Setup of delta:
// chip_top
module chip_top
  ( input          clk_i
  , input          reset_i
  , input          v_i
  , input  [31:0]  a_i
  , input  [31:0]  b_i
  , output         v_o
  , output [63:0]  c_o
  );
  reg        v_r, v_o_r;
  reg [31:0] a_r, b_r;
  reg [63:0] c_r;
  wire [63:0] c_n;
  multiplier #(.width_p(32)) MULT
    (.a_i(a_r)
    ,.b_i(b_r)
    ,.c_o(c_n)
    );
  always @(posedge clk_i) begin
    if (reset_i) begin
      v_r   <= 1'b0;
      v_o_r <= 1'b0;
    end else begin
      v_r   <= v_i;
      v_o_r <= v_r;
    end
    a_r <= a_i;
    b_r <= b_i;
    c_r <= c_n;
  end
  assign v_o = v_o_r;
  assign c_o = c_r;
endmodule
make LEC_CHECK=0 CAP_MARGIN=20 CORE_MARGIN=2 CORE_UTILIZATION=66 SLEW_MARGIN=20 finish   # period 6.23 ns
run.sh (not shown) runs the stock make flow with config.mk's settings and CLKGATE_MAP_FILE=.
delta finished all stages; however, its layout fails the closing checks, the failures being negative setup slack.
Input-level comparison between juniper and delta:
diff --git a/flow/config.mk b/flow/config.mk
--- a/flow/config.mk
+++ b/flow/config.mk
@@ -8,4 +8,6 @@
 export CAP_MARGIN = 20
 export CORE_MARGIN = 2
-export CORE_UTILIZATION = 66
+export CORE_UTILIZATION = 65
+export CTS_CLUSTER_SIZE = 45
+export PLACE_DENSITY_LB_ADDON = 0.0
 export SLEW_MARGIN = 20
==> flow/constraint.sdc <==
create_clock -name core_clock -period 4.04 [get_ports {clk_i}]
set_input_delay 0.8080 -clock core_clock [delete_from_list [all_inputs] [get_ports {clk_i}]]
set_output_delay 0.8080 -clock core_clock [all_outputs]
set_load 0.01 [all_outputs]
==> comparison <==
- Although juniper finished all stages, its layout failed final checks on negative setup slack.
- | first-pass GRT wire length | juniper vs delta | 3.4% higher |
- | final non-filler cell area | lower: delta |
- juniper vs delta — floorplan die area climbed slightly
- Critical path depth: delta and juniper compared, lower one is delta
- Maximum number of pins on one net before global-route repair: lower on delta
- juniper ended with less utilization after layout than delta.
- The hold slack was comparable across delta and juniper.
- Overall die height came out higher on juniper than on delta.
- Reported for delta and juniper, number of clock sinks seen by CTS turned out identical to the last digit.
The inputs of lagoon differ from those of juniper as listed below.
diff --git a/flow/config.mk b/flow/config.mk
--- a/flow/config.mk
+++ b/flow/config.mk
@@ -8,6 +8,5 @@
 export CAP_MARGIN = 20
 export CORE_MARGIN = 2
-export CORE_UTILIZATION = 65
-export CTS_CLUSTER_SIZE = 45
-export PLACE_DENSITY_LB_ADDON = 0.0
+export CORE_UTILIZATION = 72
+export PLACE_DENSITY = 0.67
 export SLEW_MARGIN = 20
==> flow/constraint.sdc <==
create_clock -name core_clock -period 7.06 [get_ports {clk_i}]
set_input_delay 1.4120 -clock core_clock [delete_from_list [all_inputs] [get_ports {clk_i}]]
set_output_delay 1.4120 -clock core_clock [all_outputs]
set_load 0.01 [all_outputs]
Of juniper and lagoon, not a single run came through the flow clean. Completing all stages was not enough for lagoon: its layout failed the final checks because of negative setup slack. Re number of global-route vias before repair: juniper and lagoon aren't equal, and the higher value belongs to lagoon. lagoon vs juniper — global-route met3 utilization rose 3.8 points. Compared to juniper, lagoon has post-route minimum period 0.090 ns higher.

* * *

chip_top again, from the RTL that the note above started with.
==> flow/design.v (excerpt) <==
module chip_top
  ( input          clk_i
  , input          reset_i
  , input          v_i
  , input  [31:0]  a_i
  , input  [31:0]  b_i
  , output         v_o
  , output [63:0]  c_o
  );
clock: 4.04 ns
lec_check: 0
cap_margin: 5
core_margin: 2
core_utilization: 72
cts_cluster_diameter: 362
cts_cluster_size: 45
hold_slack_margin: -0.09
place_density_lb_addon: 0.0
setup_slack_margin: -0.39
slew_margin: 40
The baseline ended with an error in global routing (5_1_grt).
Next try:
==> flow/config.mk (replaced) <==
export PLATFORM = sky130hd
export DESIGN_NAME = chip_top
export DESIGN_NICKNAME = chip_top
export VERILOG_FILES = /design/flow/design.v
export SDC_FILE = /design/flow/constraint.sdc
export NUM_CORES = 4
export LEC_CHECK = 0
export CAP_MARGIN = 20
export CORE_MARGIN = 2
export CORE_UTILIZATION = 40
export SLEW_MARGIN = 20
==> flow/constraint.sdc (replaced) <==
create_clock -name core_clock -period 7.35 [get_ports {clk_i}]
set_input_delay 1.4700 -clock core_clock [delete_from_list [all_inputs] [get_ports {clk_i}]]
set_output_delay 1.4700 -clock core_clock [all_outputs]
set_load 0.01 [all_outputs]
After rerunning: The changed run produced a clean layout; synthesized cell count is unchanged; die size rose by 78%; synthesized area is unchanged.
Next try:
--- a/flow/config.mk
+++ b/flow/config.mk
@@ -10 +10 @@
-export CORE_UTILIZATION = 40
+export CORE_UTILIZATION = 25
After rerunning: This time the run produced a layout that fails on setup timing. Routed wire length increases by 6.5%. Setup slack got worse by 0.13 ns. Cell area rose by 4.8%. Via count is higher by 0.83%.

* * *

chip_top again, from the RTL that the note above started with.
==> flow/design.v (excerpt) <==
module chip_top
  ( input          clk_i
  , input          reset_i
  , input          v_i
  , input  [31:0]  a_i
  , input  [31:0]  b_i
  , output         v_o
  , output [63:0]  c_o
  );
Settings: LEC_CHECK=0, ABC_AREA=1, CAP_MARGIN=20, CORE_MARGIN=2, CORE_UTILIZATION=47, CTS_CLUSTER_DIAMETER=235, CTS_CLUSTER_SIZE=96, SLEW_MARGIN=0, TNS_END_PERCENT=25; clock period 7.5 ns.
==> next run, changes <==
--- a/flow/config.mk
+++ b/flow/config.mk
@@ -10,4 +10,4 @@
 export CORE_MARGIN = 2
-export CORE_UTILIZATION = 47
-export CTS_CLUSTER_DIAMETER = 235
+export CORE_UTILIZATION = 30
+export CTS_CLUSTER_DIAMETER = 337
 export CTS_CLUSTER_SIZE = 96
Die area goes up by 56%.
First-iteration DRC count rises by 17%.
Routed wire length rises by 3.5%.
Worst hold slack is worse by 8.0 ps.
Final cell count increases by 9.6%.
==> next run, changes <==
==> flow/config.mk (replaced) <==
export PLATFORM = sky130hd
export DESIGN_NAME = chip_top
export DESIGN_NICKNAME = chip_top
export VERILOG_FILES = /design/flow/design.v
export SDC_FILE = /design/flow/constraint.sdc
export NUM_CORES = 4
export LEC_CHECK = 0
export CAP_MARGIN = 20
export CORE_MARGIN = 6
export CORE_UTILIZATION = 40
export CTS_CLUSTER_SIZE = 14
export GPL_TIMING_DRIVEN = 0
export HOLD_SLACK_MARGIN = 0.15
export PLACE_DENSITY_LB_ADDON = 0.07
export SLEW_MARGIN = 20
What happened:
- This time the run ran to the end with violations: negative setup slack
- routed wire length grows by a quarter to a third
- count of clock-buffer cells in the layout grows by 3
- hold slack improved by 41 ps
- die area went down by a quarter to a third
- final area decreases slightly
- clock skew rose by 6.9 ps
==> next run, changes <==
==> flow/config.mk (replaced) <==
export PLATFORM = sky130hd
export DESIGN_NAME = chip_top
export DESIGN_NICKNAME = chip_top
export VERILOG_FILES = /design/flow/design.v
export SDC_FILE = /design/flow/constraint.sdc
export NUM_CORES = 4
export LEC_CHECK = 0
export ABC_AREA = 1
export CAP_MARGIN = 20
export CORE_ASPECT_RATIO = 1.31
export CORE_MARGIN = 2
export CORE_UTILIZATION = 32
export CTS_CLUSTER_DIAMETER = 301
export CTS_CLUSTER_SIZE = 96
export SLEW_MARGIN = 0
export TNS_END_PERCENT = 25
What happened: The new run ran to the end with no violations; die area is higher by a quarter to a third; clock skew is lower by 9.3 ps; area after synthesis is higher by a little under a tenth; first-iteration DRC count is lower by about a fifth; synthesized cell count is higher by a quarter to a third; final cell count is higher by a quarter to a third; hold slack degrades by 43 ps.
==> next run, changes <==
==> flow/config.mk (replaced) <==
export PLATFORM = sky130hd
export DESIGN_NAME = chip_top
export DESIGN_NICKNAME = chip_top
export VERILOG_FILES = /design/flow/design.v
export SDC_FILE = /design/flow/constraint.sdc
export NUM_CORES = 4
export LEC_CHECK = 0
export CAP_MARGIN = 20
export CORE_MARGIN = 2
export CORE_UTILIZATION = 62
export CTS_CLUSTER_DIAMETER = 234
export CTS_CLUSTER_SIZE = 100
export SLEW_MARGIN = 20
Outcome:
- design area came out lower by about 6%
- wire length decreases by 7.6%
- die size is lower by about 50%
- first-iteration DRC count goes down by 5.1%
- sequential share of layout area rises by 0.54 points

* * *

The RTL this note starts from:
==> flow/design.v <==
module multiplier #(parameter width_p="inv")
  ( input      [width_p-1:0] a_i
  , input      [width_p-1:0] b_i
  , output [(2*width_p)-1:0] c_o
  );
  assign c_o = a_i * b_i;
endmodule
module chip_top
  ( input          clk_i
  , input          reset_i
  , input          v_i
  , input  [31:0]  a_i
  , input  [31:0]  b_i
  , output         v_o
  , output [63:0]  c_o
  );
  reg        v_r, v_o_r;
  reg [31:0] a_r, b_r;
  reg [63:0] c_r;
  wire [63:0] c_n;
  multiplier #(.width_p(32)) MULT
    (.a_i(a_r)
    ,.b_i(b_r)
    ,.c_o(c_n)
    );
  always @(posedge clk_i) begin
    if (reset_i) begin
      v_r   <= 1'b0;
      v_o_r <= 1'b0;
    end else begin
      v_r   <= v_i;
      v_o_r <= v_r;
    end
    a_r <= a_i;
    b_r <= b_i;
    c_r <= c_n;
  end
  assign v_o = v_o_r;
  assign c_o = c_r;
endmodule
clock: 13.2 ns
lec_check: 0
cap_margin: 30
cell_pad_in_sites_detail_placement: 1
core_margin: 2
core_utilization: 35
cts_cluster_diameter: 332
cts_cluster_size: 86
hold_slack_margin: 0.12
max_routing_layer: met5
min_routing_layer: met1
place_density_lb_addon: 0.28
setup_slack_margin: 1.2
slew_margin: 10
==> next run, changes <==
- CAP_MARGIN: 30 -> 40
- CELL_PAD_IN_SITES_DETAIL_PLACEMENT: 1 -> unset
- CORE_UTILIZATION: 35 -> 72
- CTS_CLUSTER_DIAMETER: 332 -> unset
- CTS_CLUSTER_SIZE: 86 -> unset
- HOLD_SLACK_MARGIN: 0.12 -> unset
- MAX_ROUTING_LAYER: met5 -> unset
- MIN_ROUTING_LAYER: met1 -> unset
- PLACE_DENSITY_LB_ADDON: 0.28 -> unset
- SETUP_SLACK_MARGIN: 1.2 -> unset
- SLEW_MARGIN: 10 -> 20
- clock period: 13.2 -> 7.27 ns (I/O delays scaled with it)
The new run produced a layout that fails on negative setup slack.
Worst setup slack gets worse by 4700 ps.
Hold slack is better by 7.5 ps.
Register-to-register slack degrades by 4700 ps.
Flip-flop count stays the same.
Maximum frequency climbs by 17%.
Non-clock buffer count goes up by 228.
Routed wire length went up by about 5%.
Critical path depth went up by 4.

* * *

// chip_top: RTL as listed in full above, without the edits since
make LEC_CHECK=0 CAP_MARGIN=20 CORE_MARGIN=2 CORE_UTILIZATION=40 SLEW_MARGIN=20 finish   # period 7.5 ns
Change:
- CAP_MARGIN: 20 -> 0
- CORE_UTILIZATION: 40 -> 70
- CTS_CLUSTER_DIAMETER: not set -> 234
- CTS_CLUSTER_SIZE: not set -> 100
- TNS_END_PERCENT: not set -> 10
The new run produced a clean layout.
Area after synthesis stays the same.
Clock skew drops by 9.0 ps.
Final area drops by a few percent.
Worst setup slack degrades by 73 ps.
Clock-buffer cell count climbs by 1.
Final cell count drops by roughly a tenth.
Change:
- CORE_ASPECT_RATIO: not set -> 0.5
Worst setup slack got worse by 23 ps.
Count of clock-buffer cells in the layout goes down by 1.
Final area goes up by 3.8%.
Routed wire length goes down by 4.1%.
Die area hardly moves.
Change:
- ABC_AREA: not set -> 1
- CAP_MARGIN: 0 -> 20
- CELL_PAD_IN_SITES_GLOBAL_PLACEMENT: not set -> 3
- CORE_ASPECT_RATIO: 0.5 -> not set
- CORE_UTILIZATION: 70 -> 30
- CTS_CLUSTER_DIAMETER: 234 -> 253
- CTS_CLUSTER_SIZE: 100 -> 96
- PLACE_DENSITY: not set -> 0.87
- SLEW_MARGIN: 20 -> 0
- TNS_END_PERCENT: 10 -> 25
=>
- die size rises by 150%
- critical path depth falls by 3
- setup slack improves by 130 ps
- sequential cell count stays the same
- global-route usage falls by 17 points
- synthesized area rises by 7.8%
- routed wire length rises by 27%
- clock skew barely changes
Change:
- ABC_AREA: 1 -> not set
- CAP_MARGIN: 20 -> 40
- CELL_PAD_IN_SITES_GLOBAL_PLACEMENT: 3 -> not set
- CORE_UTILIZATION: 30 -> 71
- CTS_CLUSTER_DIAMETER: 253 -> 234
- CTS_CLUSTER_SIZE: 96 -> 100
- PLACE_DENSITY: 0.87 -> not set
- SLEW_MARGIN: 0 -> 20
- TNS_END_PERCENT: 25 -> 95
After rerunning: Maximum frequency decreases by 1.5%. Setup slack loses 110 ps. Global-route usage increases by 21 points. Clock skew decreases by 4.6 ps. Core utilization increases by 47 points. Routed wire length decreases by 13%.

* * *

## maple
Starts from the design.v that is shown in full above.
export LEC_CHECK = 0
export CAP_MARGIN = 20
export CORE_MARGIN = 2
export CORE_UTILIZATION = 72
export PLACE_DENSITY = 0.67
export SLEW_MARGIN = 20
create_clock -name core_clock -period 4.08 [get_ports {clk_i}]
global routing (5_1_grt): maple exited with error
Input-level comparison between pepper and maple:
Settings: changing CAP_MARGIN from 20 to 40; setting SETUP_SLACK_MARGIN to -0.28 for the first time; removing PLACE_DENSITY (formerly 0.67); changing the clock period (ns, I/O delays scaled along) from 4.08 to 6.86.
[summary]
Complete run, failing final checks: pepper, reason setup timing. Chip area in the Yosys report came out exactly the same in pepper and maple. Against maple, pepper comes in about 2% lower on placed instance count. Going from maple to pepper, core footprint did not really move, global placer's final weighted congestion went up, post-placement setup slack went up, number of top-level pins did not really move, HPWL after detailed placement went up. Changes observed in pepper relative to maple: register bit total from synthesis comparable; number of levels the H-tree was split into comparable.
Input changes introduced in cedar (baseline for comparison: pepper):
Settings: swapping 40 for 20 in CAP_MARGIN; swapping 72 for 70 in CORE_UTILIZATION; swapping -0.28 for -0.03 in SETUP_SLACK_MARGIN; swapping 6.86 for 7.17 in the clock period (ns, I/O delays scaled along).
- Finished, but not clean: cedar, with setup timing.
- In cedar, net count reported at finish is lower than in pepper.
- Changes observed in cedar relative to pepper: share of the final layout cell area in sequential cells stayed essentially flat; number of fill cells in the layout went up 342; routed wire length saw a decrease.
- cedar supports a higher top clock frequency than pepper.
- From pepper to cedar the numbers moved as follows: design area saw a decrease, met3 routing resource usage after global routing saw a decrease.

* * *

// chip_top: RTL as listed in full above, without the edits since
==> flow/config.mk <==
export PLATFORM = sky130hd
export DESIGN_NAME = chip_top
export DESIGN_NICKNAME = chip_top
export VERILOG_FILES = /design/flow/design.v
export SDC_FILE = /design/flow/constraint.sdc
export NUM_CORES = 4
export LEC_CHECK = 0
export CAP_MARGIN = 10
export CELL_PAD_IN_SITES_DETAIL_PLACEMENT = 1
export CORE_MARGIN = 9
export CORE_UTILIZATION = 64
export CTS_CLUSTER_DIAMETER = 233
export CTS_CLUSTER_SIZE = 71
export GPL_TIMING_DRIVEN = 0
export HOLD_SLACK_MARGIN = 0.29
export MAX_ROUTING_LAYER = met4
export MIN_ROUTING_LAYER = met2
export PLACE_DENSITY = 0.36
export SLEW_MARGIN = 0
export TNS_END_PERCENT = 65
==> flow/constraint.sdc <==
create_clock -name core_clock -period 7.5 [get_ports {clk_i}]
set_input_delay 1.5000 -clock core_clock [delete_from_list [all_inputs] [get_ports {clk_i}]]
set_output_delay 1.5000 -clock core_clock [all_outputs]
set_load 0.01 [all_outputs]
The baseline died in clock tree synthesis (4_1_cts) on DPL-0033.
==> next run, changes <==
- CAP_MARGIN: 10 -> 20
- CELL_PAD_IN_SITES_DETAIL_PLACEMENT: 1 -> default
- CELL_PAD_IN_SITES_GLOBAL_PLACEMENT: default -> 3
- CORE_MARGIN: 9 -> 2
- CORE_UTILIZATION: 64 -> 40
- CTS_CLUSTER_DIAMETER: 233 -> default
- CTS_CLUSTER_SIZE: 71 -> 57
- GPL_TIMING_DRIVEN: 0 -> default
- HOLD_SLACK_MARGIN: 0.29 -> 0.14
- MAX_ROUTING_LAYER: met4 -> default
- PLACE_DENSITY: 0.36 -> default
- SLEW_MARGIN: 0 -> 20
- TNS_END_PERCENT: 65 -> default
Effect: With this change the flow ran to the end with violations: negative setup slack. Die area came out higher by 42%. Synthesized area is unchanged. Synthesized cell count does not change.
==> next run, changes <==
- ABC_AREA: default -> 0
- CORE_ASPECT_RATIO: default -> 1.98
- CORE_MARGIN: 2 -> 9
- CTS_CLUSTER_DIAMETER: default -> 391
- CTS_CLUSTER_SIZE: 57 -> 84
- MAX_ROUTING_LAYER: default -> met5
- PLACE_DENSITY_LB_ADDON: default -> 0.17
- SETUP_SLACK_MARGIN: default -> 0.34
Result: The new run finished but fails on negative setup slack. Final cell count rose by about 0.8%. Wire length rose by about 21%. Clock-buffer cell count fell by 2. Fmax fell by 0.38%. Final area rose by about 3%.
==> next run, changes <==
- ABC_AREA: 0 -> default
- CELL_PAD_IN_SITES_GLOBAL_PLACEMENT: 3 -> default
- CORE_ASPECT_RATIO: 1.98 -> default
- CORE_MARGIN: 9 -> 2
- CORE_UTILIZATION: 40 -> 48
- CTS_CLUSTER_DIAMETER: 391 -> default
- CTS_CLUSTER_SIZE: 84 -> 15
- HOLD_SLACK_MARGIN: 0.14 -> default
- MAX_ROUTING_LAYER: met5 -> default
- MIN_ROUTING_LAYER: met2 -> default
- PLACE_DENSITY_LB_ADDON: 0.17 -> default
- SETUP_SLACK_MARGIN: 0.34 -> -0.7
Effect: The changed run completed, yet does not pass: negative setup slack; routed wire length goes down by 36%; setup slack degrades by 0.37 ns; final cell count is lower by 6.7%; worst hold slack gets worse by 0.0032 ns; global-route usage goes down by 19 points; sequential share of layout area increases by 0.34 points.
==> next run, changes <==
- ABC_AREA: default -> 1
- CAP_MARGIN: 20 -> 0
- CORE_ASPECT_RATIO: default -> 0.5
- CORE_UTILIZATION: 48 -> 47
- CTS_CLUSTER_DIAMETER: default -> 235
- CTS_CLUSTER_SIZE: 15 -> 96
- SETUP_SLACK_MARGIN: -0.7 -> default
- SLEW_MARGIN: 20 -> 10
- TNS_END_PERCENT: default -> 25
After rerunning: With this change the flow passed the timing, DRC and antenna checks; design area increases by a few percent; critical path depth shrinks by 2; synthesized cell count goes up by a quarter to a third; area after synthesis climbs by a little under a tenth; global-route usage came out higher by 1.6 points; routed wire length grows by about a fifth; fmax grows by roughly a tenth.
